==> inputs of run a <==
Design pe_tile_new_unq1, start of the top module:
module pe_tile_new_unq1 (
clk,
config_addr,
config_data,
out_BUS16_S0_T0,
in_BUS16_S0_T0,
out_BUS16_S0_T1,
in_BUS16_S0_T1,
out_BUS16_S0_T2,
in_BUS16_S0_T2,
out_BUS16_S0_T3,
in_BUS16_S0_T3,
out_BUS16_S0_T4,
in_BUS16_S0_T4,
out_BUS16_S1_T0,
in_BUS16_S1_T0,
out_BUS16_S1_T1,
in_BUS16_S1_T1,
out_BUS16_S1_T2,
in_BUS16_S1_T2,
out_BUS16_S1_T3,
in_BUS16_S1_T3,
out_BUS16_S1_T4,
in_BUS16_S1_T4,
out_BUS16_S2_T0,
in_BUS16_S2_T0,
out_BUS16_S2_T1,
in_BUS16_S2_T1,
out_BUS16_S2_T2,
in_BUS16_S2_T2,
out_BUS16_S2_T3,
in_BUS16_S2_T3,
out_BUS16_S2_T4,
in_BUS16_S2_T4,
out_BUS16_S3_T0,
in_BUS16_S3_T0,
out_BUS16_S3_T1,
in_BUS16_S3_T1,
out_BUS16_S3_T2,
in_BUS16_S3_T2,
out_BUS16_S3_T3,
in_BUS16_S3_T3,
out_BUS16_S3_T4,
in_BUS16_S3_T4,
out_BUS1_S0_T0,
in_BUS1_S0_T0,
out_BUS1_S0_T1,
in_BUS1_S0_T1,
out_BUS1_S0_T2,
in_BUS1_S0_T2,
out_BUS1_S0_T3,
in_BUS1_S0_T3,
out_BUS1_S0_T4,
in_BUS1_S0_T4,
out_BUS1_S1_T0,
in_BUS1_S1_T0,
out_BUS1_S1_T1,
in_BUS1_S1_T1,
out_BUS1_S1_T2,
in_BUS1_S1_T2,
out_BUS1_S1_T3,
in_BUS1_S1_T3,
out_BUS1_S1_T4,
in_BUS1_S1_T4,
out_BUS1_S2_T0,
in_BUS1_S2_T0,
out_BUS1_S2_T1,
in_BUS1_S2_T1,
out_BUS1_S2_T2,
in_BUS1_S2_T2,
out_BUS1_S2_T3,
in_BUS1_S2_T3,
out_BUS1_S2_T4,
in_BUS1_S2_T4,
out_BUS1_S3_T0,
in_BUS1_S3_T0,
out_BUS1_S3_T1,
in_BUS1_S3_T1,
out_BUS1_S3_T2,
in_BUS1_S3_T2,
out_BUS1_S3_T3,
in_BUS1_S3_T3,
out_BUS1_S3_T4,
in_BUS1_S3_T4,
reset,
tile_id
);
Settings: LEC_CHECK=0, ABC_AREA=1, CAP_MARGIN=20, CORE_MARGIN=2, CORE_UTILIZATION=72, CTS_CLUSTER_DIAMETER=174, CTS_CLUSTER_SIZE=97, PLACE_DENSITY=0.42, SETUP_SLACK_MARGIN=-0.85, SLEW_MARGIN=20, TNS_END_PERCENT=20; clock period 9.65 ns.
run.sh (not shown) runs the stock make flow with config.mk's settings and CLKGATE_MAP_FILE=.
==> inputs of run b, as changes to run a <==
ABC_AREA = not set   (was 1)
CORE_UTILIZATION = 57   (was 72)
CTS_CLUSTER_DIAMETER = not set   (was 174)
CTS_CLUSTER_SIZE = not set   (was 97)
MAX_ROUTING_LAYER = met4   (was not set)
PLACE_DENSITY = not set   (was 0.42)
SETUP_SLACK_MARGIN = -1.49   (was -0.85)
TNS_END_PERCENT = not set   (was 20)
==> flow/constraint.sdc (replaced) <==
create_clock -name core_clock -period 20.0 [get_ports {clk}]
set_input_delay 4.0000 -clock core_clock [delete_from_list [all_inputs] [get_ports {clk}]]
set_output_delay 4.0000 -clock core_clock [all_outputs]
set_load 0.01 [all_outputs]
==> results <==
- Run a died in global routing (5_1_grt) on GRT-0116. Run b finished with negative setup slack left.
- In run a the synthesized cell count is higher than in run b, by 20%.
- Synthesized area: run b is larger than run a (about 3%).
- Die area: run a is lower than run b (about 23%).

* * *

==> 02-28: inputs <==
pe_tile_new_unq1 again, from the RTL that the note above started with.
Design pe_tile_new_unq1, start of the top module:
module pe_tile_new_unq1 (
clk,
config_addr,
config_data,
out_BUS16_S0_T0,
in_BUS16_S0_T0,
out_BUS16_S0_T1,
in_BUS16_S0_T1,
out_BUS16_S0_T2,
in_BUS16_S0_T2,
out_BUS16_S0_T3,
in_BUS16_S0_T3,
out_BUS16_S0_T4,
in_BUS16_S0_T4,
out_BUS16_S1_T0,
in_BUS16_S1_T0,
out_BUS16_S1_T1,
in_BUS16_S1_T1,
out_BUS16_S1_T2,
in_BUS16_S1_T2,
out_BUS16_S1_T3,
in_BUS16_S1_T3,
out_BUS16_S1_T4,
in_BUS16_S1_T4,
out_BUS16_S2_T0,
in_BUS16_S2_T0,
out_BUS16_S2_T1,
in_BUS16_S2_T1,
out_BUS16_S2_T2,
in_BUS16_S2_T2,
out_BUS16_S2_T3,
in_BUS16_S2_T3,
out_BUS16_S2_T4,
in_BUS16_S2_T4,
out_BUS16_S3_T0,
in_BUS16_S3_T0,
out_BUS16_S3_T1,
in_BUS16_S3_T1,
out_BUS16_S3_T2,
in_BUS16_S3_T2,
out_BUS16_S3_T3,
in_BUS16_S3_T3,
out_BUS16_S3_T4,
in_BUS16_S3_T4,
out_BUS1_S0_T0,
in_BUS1_S0_T0,
out_BUS1_S0_T1,
in_BUS1_S0_T1,
out_BUS1_S0_T2,
in_BUS1_S0_T2,
out_BUS1_S0_T3,
in_BUS1_S0_T3,
out_BUS1_S0_T4,
in_BUS1_S0_T4,
out_BUS1_S1_T0,
in_BUS1_S1_T0,
out_BUS1_S1_T1,
in_BUS1_S1_T1,
out_BUS1_S1_T2,
in_BUS1_S1_T2,
out_BUS1_S1_T3,
in_BUS1_S1_T3,
out_BUS1_S1_T4,
in_BUS1_S1_T4,
out_BUS1_S2_T0,
in_BUS1_S2_T0,
out_BUS1_S2_T1,
in_BUS1_S2_T1,
out_BUS1_S2_T2,
in_BUS1_S2_T2,
out_BUS1_S2_T3,
in_BUS1_S2_T3,
out_BUS1_S2_T4,
in_BUS1_S2_T4,
out_BUS1_S3_T0,
in_BUS1_S3_T0,
out_BUS1_S3_T1,
in_BUS1_S3_T1,
  ...
make LEC_CHECK=0 CAP_MARGIN=20 CORE_ASPECT_RATIO=1.82 CORE_MARGIN=2 CORE_UTILIZATION=40 CTS_CLUSTER_DIAMETER=387 GPL_ROUTABILITY_DRIVEN=0 SLEW_MARGIN=20 finish   # period 16.6 ns
==> 07-03: changes against 02-28 <==
--- a/flow/config.mk
+++ b/flow/config.mk
@@ -8,7 +8,5 @@
 export CAP_MARGIN = 20
-export CORE_ASPECT_RATIO = 1.82
 export CORE_MARGIN = 2
-export CORE_UTILIZATION = 40
-export CTS_CLUSTER_DIAMETER = 387
-export GPL_ROUTABILITY_DRIVEN = 0
+export CORE_UTILIZATION = 46
+export SETUP_SLACK_MARGIN = 2.8
 export SLEW_MARGIN = 20
==> flow/constraint.sdc (replaced) <==
create_clock -name core_clock -period 10.6 [get_ports {clk}]
set_input_delay 2.1200 -clock core_clock [delete_from_list [all_inputs] [get_ports {clk}]]
set_output_delay 2.1200 -clock core_clock [all_outputs]
set_load 0.01 [all_outputs]
==> 09-15: changes against 02-28 <==
--- a/flow/config.mk
+++ b/flow/config.mk
@@ -7,8 +7,8 @@
 export LEC_CHECK = 0
+export ABC_AREA = 1
 export CAP_MARGIN = 20
-export CORE_ASPECT_RATIO = 1.82
 export CORE_MARGIN = 2
-export CORE_UTILIZATION = 40
-export CTS_CLUSTER_DIAMETER = 387
-export GPL_ROUTABILITY_DRIVEN = 0
+export CORE_UTILIZATION = 72
+export CTS_CLUSTER_DIAMETER = 174
+export CTS_CLUSTER_SIZE = 97
 export SLEW_MARGIN = 20
==> flow/constraint.sdc (replaced) <==
create_clock -name core_clock -period 16.4 [get_ports {clk}]
set_input_delay 3.2800 -clock core_clock [delete_from_list [all_inputs] [get_ports {clk}]]
set_output_delay 3.2800 -clock core_clock [all_outputs]
set_load 0.01 [all_outputs]
==> comparison table <==
quantity                                                                                     09-15                  07-03                   02-28
Run status                                                                          did not finish        failed layout checks    failed layout checks
Last stage reached                                                                         5_1_grt                      -                       -
Reasons for failing layout checks                                                                -           setup timing            setup timing
Floorplan net count                                                                          8,465                  7,192                   7,192
Via count normalized by instance count                                                           -                   6.69                    6.90
Share of the cycle needed by the critical path after routing                                     -                   1.20                    1.01
Mux area share                                                                                   0                  0.147                   0.147
Share of synthesized cell area in full adder, half adder and majority cells                  0.148                  0.144                   0.144
Comb/total area                                                                                  -                  0.508                   0.547
Number of buffers added by the clock tree synthesis step                                        10                     71                      56
Worst Path Arrival                                                                               -               10.65 ns                13.45 ns
Met3 layer wire length in the routed design                                                      -              55,400 µm               50,500 µm
Number of design-rule violations left by the first detailed-router iteration                     -                 10,300                  10,700
Area of the core                                                                        68,300 µm²            110,000 µm²             126,000 µm²
Placement-stage worst setup slack                                                         0.413 ns               -2.96 ns               -0.134 ns
Area after detailed placement                                                           57,900 µm²             68,900 µm²              63,400 µm²
Total area of multi-input combinational cells                                                    -             39,700 µm²              36,100 µm²
Count of non-CTS inverters in the layout                                                         -                    399                     399
Max-slew violations                                                                              -                      0                       0
Cell internal pwr                                                                                -                6.76 mW                 3.26 mW
TritonCTS clock tree                                                                             -                   done                    done
Type of origin of the critical path                                                              -             input port              input port
Worst hold path endpoint                                                                         -  sb_wide.config_sb[26]  cb_data0.config_cb[17]
Remaining number of nets flagged by the antenna check after routing                              -                      0                       0
Buffers, non-clock                                                                               -                  2,213                   1,313
Required arrival time at the worst endpoint                                                      -                8.48 ns                13.28 ns
Number of distinct library cell variants in the gate-level netlist after synthesis              55                    117                     117
Clock share of power                                                                             -                  0.235                   0.256
Final design area excluding fillers                                                              -             78,000 µm²              65,900 µm²

* * *

==> inputs of trial 75 <==
pe_tile_new_unq1 again, from the RTL that the note above started with.
==> flow/design.v (excerpt) <==
module pe_tile_new_unq1 (
clk,
config_addr,
config_data,
out_BUS16_S0_T0,
in_BUS16_S0_T0,
out_BUS16_S0_T1,
in_BUS16_S0_T1,
out_BUS16_S0_T2,
in_BUS16_S0_T2,
out_BUS16_S0_T3,
in_BUS16_S0_T3,
out_BUS16_S0_T4,
in_BUS16_S0_T4,
out_BUS16_S1_T0,
in_BUS16_S1_T0,
out_BUS16_S1_T1,
in_BUS16_S1_T1,
out_BUS16_S1_T2,
in_BUS16_S1_T2,
out_BUS16_S1_T3,
in_BUS16_S1_T3,
out_BUS16_S1_T4,
in_BUS16_S1_T4,
out_BUS16_S2_T0,
in_BUS16_S2_T0,
out_BUS16_S2_T1,
in_BUS16_S2_T1,
out_BUS16_S2_T2,
in_BUS16_S2_T2,
out_BUS16_S2_T3,
in_BUS16_S2_T3,
out_BUS16_S2_T4,
in_BUS16_S2_T4,
out_BUS16_S3_T0,
in_BUS16_S3_T0,
out_BUS16_S3_T1,
in_BUS16_S3_T1,
out_BUS16_S3_T2,
in_BUS16_S3_T2,
out_BUS16_S3_T3,
in_BUS16_S3_T3,
out_BUS16_S3_T4,
in_BUS16_S3_T4,
out_BUS1_S0_T0,
in_BUS1_S0_T0,
out_BUS1_S0_T1,
in_BUS1_S0_T1,
out_BUS1_S0_T2,
in_BUS1_S0_T2,
out_BUS1_S0_T3,
in_BUS1_S0_T3,
out_BUS1_S0_T4,
in_BUS1_S0_T4,
out_BUS1_S1_T0,
in_BUS1_S1_T0,
out_BUS1_S1_T1,
in_BUS1_S1_T1,
out_BUS1_S1_T2,
in_BUS1_S1_T2,
out_BUS1_S1_T3,
in_BUS1_S1_T3,
out_BUS1_S1_T4,
in_BUS1_S1_T4,
out_BUS1_S2_T0,
in_BUS1_S2_T0,
out_BUS1_S2_T1,
in_BUS1_S2_T1,
out_BUS1_S2_T2,
in_BUS1_S2_T2,
out_BUS1_S2_T3,
in_BUS1_S2_T3,
out_BUS1_S2_T4,
in_BUS1_S2_T4,
out_BUS1_S3_T0,
in_BUS1_S3_T0,
out_BUS1_S3_T1,
in_BUS1_S3_T1,
out_BUS1_S3_T2,
in_BUS1_S3_T2,
out_BUS1_S3_T3,
in_BUS1_S3_T3,
out_BUS1_S3_T4,
in_BUS1_S3_T4,
reset,
tile_id
);
==> flow/config.mk <==
export PLATFORM = sky130hd
export DESIGN_NAME = pe_tile_new_unq1
export DESIGN_NICKNAME = pe_tile_new_unq1
export VERILOG_FILES = /design/flow/design.v
export SDC_FILE = /design/flow/constraint.sdc
export NUM_CORES = 4
export LEC_CHECK = 0
export ABC_AREA = 1
export CAP_MARGIN = 20
export CORE_MARGIN = 2
export CORE_UTILIZATION = 72
export CTS_CLUSTER_DIAMETER = 174
export CTS_CLUSTER_SIZE = 97
export PLACE_DENSITY = 0.42
export SETUP_SLACK_MARGIN = -0.85
export SLEW_MARGIN = 20
export TNS_END_PERCENT = 20
==> flow/constraint.sdc <==
create_clock -name core_clock -period 9.73 [get_ports {clk}]
set_input_delay 1.9460 -clock core_clock [delete_from_list [all_inputs] [get_ports {clk}]]
set_output_delay 1.9460 -clock core_clock [all_outputs]
set_load 0.01 [all_outputs]
==> build 79: changes against trial 75 <==
==> flow/config.mk (replaced) <==
export PLATFORM = sky130hd
export DESIGN_NAME = pe_tile_new_unq1
export DESIGN_NICKNAME = pe_tile_new_unq1
export VERILOG_FILES = /design/flow/design.v
export SDC_FILE = /design/flow/constraint.sdc
export NUM_CORES = 4
export LEC_CHECK = 0
export CAP_MARGIN = 20
export CORE_MARGIN = 2
export CORE_UTILIZATION = 55
export CTS_CLUSTER_DIAMETER = 42
export SETUP_SLACK_MARGIN = 2.77
export SLEW_MARGIN = 20
export TNS_END_PERCENT = 5
==> flow/constraint.sdc (replaced) <==
create_clock -name core_clock -period 10.6 [get_ports {clk}]
set_input_delay 2.1200 -clock core_clock [delete_from_list [all_inputs] [get_ports {clk}]]
set_output_delay 2.1200 -clock core_clock [all_outputs]
set_load 0.01 [all_outputs]
==> summary of the runs <==
- Build 79 died in global routing (5_1_grt), error GRT-0232. Trial 75 ended with an error in clock tree synthesis (4_1_cts).
- Synthesized cell count: build 79 is lower than trial 75 (17%).
- Of build 79 and trial 75, build 79 has the higher die area (gap 34%, measured against trial 75).
- In build 79 the synthesized area is higher than in trial 75, by 3.0%.
==> figures <==
Status: trial 75 stopped before the end; build 79 stopped before the end
Stage where the flow stopped: trial 75 clock tree synthesis (4_1_cts); build 79 global routing (5_1_grt)
Yosys cell count: trial 75 7628; build 79 6355
Mapped cell area: trial 75 49500 µm²; build 79 51000 µm²
Die height: trial 75 266 µm; build 79 309 µm
Half-perimeter wire length of the detailed placement result: trial 75 229 mm; build 79 232 mm
Number of rows in the core area: trial 75 96; build 79 111
Total cell area reported by yosys after synthesis: trial 75 49500 µm²; build 79 51000 µm²
Core footprint: trial 75 68300 µm²; build 79 91800 µm²
Synth Area per Inst: trial 75 6.49 µm²; build 79 8.03 µm²
Yosys aoi share: trial 75 0.177; build 79 0.217
Multiplexer share: trial 75 0; build 79 0.147
Power figures rest on the tool's default switching activity, not on a simulated workload.
